==> inputs of run a <==
==> flow/design.v (excerpt) <==
module comparator_latch #
(
  parameter n_to_response_time = -1038,
  parameter p_to_response_time = -1020,
  parameter const_response_time = 1285,
  parameter n_to_tau = -1248,
  parameter p_to_tau = 1037,
  parameter const_tau = 1042,
  parameter n_to_response_time_lh = -1752,
  parameter p_to_response_time_lh = -1006,
  parameter const_response_time_lh = 1185,
  parameter n_to_tau_lh = 1131,
  parameter p_to_tau_lh = -1115,
  parameter const_tau_lh = 1529
)
(
  input clk,
  input reset,
  input sys_clk,
  input [15-1:0] n,
  input [15-1:0] p,
  output [35-1:0] out
);
make LEC_CHECK=0 ABC_AREA=1 CAP_MARGIN=20 CORE_MARGIN=2 CORE_UTILIZATION=71 CTS_CLUSTER_DIAMETER=272 CTS_CLUSTER_SIZE=96 PLACE_DENSITY=0.86 SLEW_MARGIN=20 finish   # period 13.3 ns
run.sh (not shown) runs the stock make flow with config.mk's settings and CLKGATE_MAP_FILE=.
==> run b (differences from run a) <==
- CELL_PAD_IN_SITES_DETAIL_PLACEMENT: not set -> 1
- CORE_UTILIZATION: 71 -> 40
- CTS_CLUSTER_DIAMETER: 272 -> not set
- CTS_CLUSTER_SIZE: 96 -> not set
- HOLD_SLACK_MARGIN: not set -> 0.09
- MIN_ROUTING_LAYER: not set -> met2
- PLACE_DENSITY: 0.86 -> not set
==> flow/constraint.sdc (replaced) <==
create_clock -name core_clock -period 38.1 [get_ports {clk}]
set_input_delay 7.6200 -clock core_clock [delete_from_list [all_inputs] [get_ports {clk}]]
set_output_delay 7.6200 -clock core_clock [all_outputs]
set_load 0.01 [all_outputs]
==> run notes <==
Notes on the physical design

The run stopped with a tool error. According to the logs, the last stage reached was global routing (5_1_grt). The tool reported: "[ERROR GRT-0116] Global routing finished with congestion. Check the congestion regions in the DRC Viewer". The number of setup buffers added after CTS is 92.
# the run above: run a

==> run notes <==
Notes on the physical design

After clock tree synthesis, the setup repair step added 0 buffers. The number of maximum-capacitance violations recorded for the run is 0. The detailed-route wire length is roughly 160 mm. The flow ran to the end and the layout has no timing, DRC or antenna violations.
# the run above: run b


==> inputs of run D <==
Starting RTL as in the previous note.
Settings: LEC_CHECK=0, ABC_AREA=1, CAP_MARGIN=20, CORE_MARGIN=2, CORE_UTILIZATION=71, CTS_CLUSTER_DIAMETER=219, MAX_ROUTING_LAYER=met4, PLACE_DENSITY_LB_ADDON=0.05, SLEW_MARGIN=20; clock period 18.9 ns.
==> run R: changes against run D <==
CORE_UTILIZATION = 72   (was 71)
CTS_CLUSTER_DIAMETER = 211   (was 219)
PLACE_DENSITY_LB_ADDON = 0.01   (was 0.05)
SETUP_SLACK_MARGIN = 1.48   (was default)
==> flow/constraint.sdc (replaced) <==
create_clock -name core_clock -period 18.6 [get_ports {clk}]
set_input_delay 3.7200 -clock core_clock [delete_from_list [all_inputs] [get_ports {clk}]]
set_output_delay 3.7200 -clock core_clock [all_outputs]
set_load 0.01 [all_outputs]
==> notes <==
Run D produced a layout that fails on setup timing. Run R never finished: it broke off in global routing with GRT-0232.
Synthesized cell count is the same in run R and run D.
In synthesized area, run D and run R do not differ.
Die size: run R is smaller than run D (about 1.4%).

==> run E: inputs <==
Starting RTL as in the previous note.
==> flow/design.v (excerpt) <==
module comparator_latch #
(
  parameter n_to_response_time = -1038,
  parameter p_to_response_time = -1020,
  parameter const_response_time = 1285,
  parameter n_to_tau = -1248,
  parameter p_to_tau = 1037,
  parameter const_tau = 1042,
  parameter n_to_response_time_lh = -1752,
  parameter p_to_response_time_lh = -1006,
  parameter const_response_time_lh = 1185,
  parameter n_to_tau_lh = 1131,
  parameter p_to_tau_lh = -1115,
  parameter const_tau_lh = 1529
)
(
  input clk,
  input reset,
  input sys_clk,
  input [15-1:0] n,
  input [15-1:0] p,
  output [35-1:0] out
);
make LEC_CHECK=0 ABC_AREA=1 CAP_MARGIN=20 CORE_MARGIN=2 CORE_UTILIZATION=40 CTS_CLUSTER_DIAMETER=100 CTS_CLUSTER_SIZE=99 HOLD_SLACK_MARGIN=-0.1 PLACE_DENSITY_LB_ADDON=0.3 SETUP_SLACK_MARGIN=-2.0 SLEW_MARGIN=20 TNS_END_PERCENT=95 finish   # period 26.0 ns
==> inputs of run B, as changes to run E <==
==> flow/config.mk (replaced) <==
export PLATFORM = sky130hd
export DESIGN_NAME = comparator_latch
export DESIGN_NICKNAME = comparator_latch
export VERILOG_FILES = /design/flow/design.v
export SDC_FILE = /design/flow/constraint.sdc
export NUM_CORES = 4
export LEC_CHECK = 0
export ABC_AREA = 1
export CAP_MARGIN = 20
export CORE_MARGIN = 2
export CORE_UTILIZATION = 71
export CTS_CLUSTER_DIAMETER = 344
export CTS_CLUSTER_SIZE = 17
export MAX_ROUTING_LAYER = met4
export SLEW_MARGIN = 20
==> flow/constraint.sdc (replaced) <==
create_clock -name core_clock -period 17.3 [get_ports {clk}]
set_input_delay 3.4600 -clock core_clock [delete_from_list [all_inputs] [get_ports {clk}]]
set_output_delay 3.4600 -clock core_clock [all_outputs]
set_load 0.01 [all_outputs]
==> job_summary.md <==
### Yosys + OpenROAD results

| Metric | Value |
|---|---|
| DP Worst Slack | -2.50 ns |
| Blocking Checks | setup timing |
| Non-clock buffer share | 0.148 |
| DR top layer | met4 |
| Status | complete, but fails checks |
| Endpoints failing setup | 8 |
| Worst setup margin | -2.36 ns |
the above is filed under run B

==> job_summary.md <==
### Yosys + OpenROAD results

| Metric | Value |
|---|---|
| DR top layer | met5 |
| RSZ-0062 raised after global routing | false |
| Non-clock buffer share | 0.0128 |
| DP Worst Slack | between 1 and 1.5 ns |
| Endpoints failing setup | 0 |
| Multi-input logic cell count | about 4600 |
| # DRC | 0 |
| Met3 global-route usage | 0.0202 |
| Chip width | 382 um |
| GRT Util Overall | 0.195 |
| Status | finished clean |
the above is filed under run E


==> exp/maple: inputs <==
comparator_latch again, from the RTL that the note above started with.
clock: 20.1 ns
lec_check: 0
abc_area: 1
cap_margin: 20
cell_pad_in_sites_detail_placement: 0
core_aspect_ratio: 0.5
core_margin: 10
core_utilization: 55
cts_cluster_diameter: 80
cts_cluster_size: 66
gpl_timing_driven: 0
min_routing_layer: met1
place_density_lb_addon: 0.07
setup_slack_margin: 2.8
slew_margin: 20
==> exp/violet: changes against exp/maple <==
- ABC_AREA: 1 -> default
- CELL_PAD_IN_SITES_DETAIL_PLACEMENT: 0 -> default
- CORE_ASPECT_RATIO: 0.5 -> default
- CORE_MARGIN: 10 -> 2
- CORE_UTILIZATION: 55 -> 66
- CTS_CLUSTER_DIAMETER: 80 -> default
- CTS_CLUSTER_SIZE: 66 -> 64
- GPL_TIMING_DRIVEN: 0 -> default
- MIN_ROUTING_LAYER: met1 -> default
- PLACE_DENSITY_LB_ADDON: 0.07 -> default
- SETUP_SLACK_MARGIN: 2.8 -> 3.72
==> flow/constraint.sdc (replaced) <==
create_clock -name core_clock -period 13.9 [get_ports {clk}]
set_input_delay 2.7800 -clock core_clock [delete_from_list [all_inputs] [get_ports {clk}]]
set_output_delay 2.7800 -clock core_clock [all_outputs]
set_load 0.01 [all_outputs]
==> exp/amber: changes against exp/maple <==
- ABC_AREA: 1 -> 0
- CORE_ASPECT_RATIO: 0.5 -> 1.74
- SETUP_SLACK_MARGIN: 2.8 -> -1.75
==> results <==
exp/violet finished with negative setup slack left. exp/maple produced a clean layout. exp/amber finished with negative setup slack left.
The highest hold slack belongs to exp/violet, the lowest to exp/maple.
Sequential share of layout area: exp/maple < exp/violet < exp/amber.
The lowest register-to-register slack belongs to exp/violet, the highest to exp/maple.
In flip-flop count, exp/maple and exp/amber do not differ.
Critical path depth: exp/amber > exp/violet > exp/maple.
Via count: exp/maple > exp/violet > exp/amber.

==> v9: inputs <==
Starting RTL as in the previous note.
make LEC_CHECK=0 ABC_AREA=1 CAP_MARGIN=20 CORE_MARGIN=2 CORE_UTILIZATION=71 CTS_CLUSTER_DIAMETER=103 MAX_ROUTING_LAYER=met4 PLACE_DENSITY_LB_ADDON=0.05 SETUP_SLACK_MARGIN=4.87 SLEW_MARGIN=20 finish   # period 16.4 ns
==> v30: changes against v9 <==
CTS_CLUSTER_DIAMETER = 344   (was 103)
CTS_CLUSTER_SIZE = 45   (was default)
PLACE_DENSITY_LB_ADDON = default   (was 0.05)
SETUP_SLACK_MARGIN = default   (was 4.87)
==> flow/constraint.sdc (replaced) <==
create_clock -name core_clock -period 17.3 [get_ports {clk}]
set_input_delay 3.4600 -clock core_clock [delete_from_list [all_inputs] [get_ports {clk}]]
set_output_delay 3.4600 -clock core_clock [all_outputs]
set_load 0.01 [all_outputs]
==> summary of the runs <==
v9 died in global routing (5_1_grt) (GRT-0232). v30 completed, yet does not pass: negative setup slack. Die area is the same in v30 and v9. In synthesized cell count, v9 and v30 do not differ. In synthesized area, v30 and v9 do not differ.

==> delta: inputs <==
comparator_latch again, from the RTL that the note above started with.
// comparator_latch
module comparator_latch #
(
  parameter n_to_response_time = -1038,
  parameter p_to_response_time = -1020,
  parameter const_response_time = 1285,
  parameter n_to_tau = -1248,
  parameter p_to_tau = 1037,
  parameter const_tau = 1042,
  parameter n_to_response_time_lh = -1752,
  parameter p_to_response_time_lh = -1006,
  parameter const_response_time_lh = 1185,
  parameter n_to_tau_lh = 1131,
  parameter p_to_tau_lh = -1115,
  parameter const_tau_lh = 1529
)
(
  input clk,
  input reset,
  input sys_clk,
  input [15-1:0] n,
  input [15-1:0] p,
  output [35-1:0] out
);
==> flow/config.mk <==
export PLATFORM = sky130hd
export DESIGN_NAME = comparator_latch
export DESIGN_NICKNAME = comparator_latch
export VERILOG_FILES = /design/flow/design.v
export SDC_FILE = /design/flow/constraint.sdc
export NUM_CORES = 4
export LEC_CHECK = 0
export ABC_AREA = 1
export CAP_MARGIN = 25
export CELL_PAD_IN_SITES_DETAIL_PLACEMENT = 1
export CORE_MARGIN = 5
export CORE_UTILIZATION = 31
export GPL_TIMING_DRIVEN = 0
export HOLD_SLACK_MARGIN = 0.09
export MIN_ROUTING_LAYER = met2
export PLACE_DENSITY_LB_ADDON = 0.05
export SLEW_MARGIN = 20
==> flow/constraint.sdc <==
create_clock -name core_clock -period 38.1 [get_ports {clk}]
set_input_delay 7.6200 -clock core_clock [delete_from_list [all_inputs] [get_ports {clk}]]
set_output_delay 7.6200 -clock core_clock [all_outputs]
set_load 0.01 [all_outputs]
==> cedar: changes against delta <==
ABC_AREA = not set   (was 1)
CAP_MARGIN = 20   (was 25)
CELL_PAD_IN_SITES_DETAIL_PLACEMENT = not set   (was 1)
CORE_MARGIN = 2   (was 5)
CORE_UTILIZATION = 66   (was 31)
GPL_TIMING_DRIVEN = not set   (was 0)
HOLD_SLACK_MARGIN = not set   (was 0.09)
MIN_ROUTING_LAYER = not set   (was met2)
PLACE_DENSITY_LB_ADDON = not set   (was 0.05)
==> flow/constraint.sdc (replaced) <==
create_clock -name core_clock -period 14.6 [get_ports {clk}]
set_input_delay 2.9200 -clock core_clock [delete_from_list [all_inputs] [get_ports {clk}]]
set_output_delay 2.9200 -clock core_clock [all_outputs]
set_load 0.01 [all_outputs]
==> zinc: changes against delta <==
ABC_AREA = not set   (was 1)
CELL_PAD_IN_SITES_DETAIL_PLACEMENT = not set   (was 1)
CORE_MARGIN = 7   (was 5)
CORE_UTILIZATION = 40   (was 31)
GPL_ROUTABILITY_DRIVEN = 0   (was not set)
GPL_TIMING_DRIVEN = not set   (was 0)
HOLD_SLACK_MARGIN = not set   (was 0.09)
MIN_ROUTING_LAYER = not set   (was met2)
PLACE_DENSITY_LB_ADDON = not set   (was 0.05)
==> flow/constraint.sdc (replaced) <==
create_clock -name core_clock -period 26.0 [get_ports {clk}]
set_input_delay 5.2000 -clock core_clock [delete_from_list [all_inputs] [get_ports {clk}]]
set_output_delay 5.2000 -clock core_clock [all_outputs]
set_load 0.01 [all_outputs]
==> comparison table <==
quantity	delta	cedar	zinc
Post-layout instance area	0.0617 mm²	0.0666 mm²	0.0572 mm²
Cell Count, Final, Fillers Out	9,400	7,958	7,573
Setup Buffers After CTS	0	71	0
Basic Gates by Area	10.0%	4.41%	4.41%
GR met1 Demand/Resource	0%	47.4%	22.1%
Proportion of cell area occupied by multi-input gates	79.1%	72.7%	81.3%
Combinational Gates	4,628	3,816	3,816
Total via count after detailed routing	58,869	41,601	36,101
Logic area	0.0488 mm²	0.0484 mm²	0.0465 mm²
Floorplan Core Area	0.183 mm²	0.0816 mm²	0.134 mm²
Mean area per synthesized cell	8.40 µm²	9.47 µm²	9.47 µm²
Highest fanout seen on the critical path	9	8	9
Result of the run	timing/DRC/antenna clean	failed layout checks	timing/DRC/antenna clean
Reasons for failing layout checks	-	negative setup slack	-
All-layer global routing usage	26.0%	33.8%	15.7%
Critical Path RT	38.28 ns	14.74 ns	26.15 ns
Endpoint of the worst hold path	state_cycle_counter[10]$_SDFFE_PP0P_	fsm[0]$_DFF_P_	fsm[2]$_DFF_P_
Largest net degree at the start of global routing	37	23	32
Placer Congestion	0.891	0.954	-
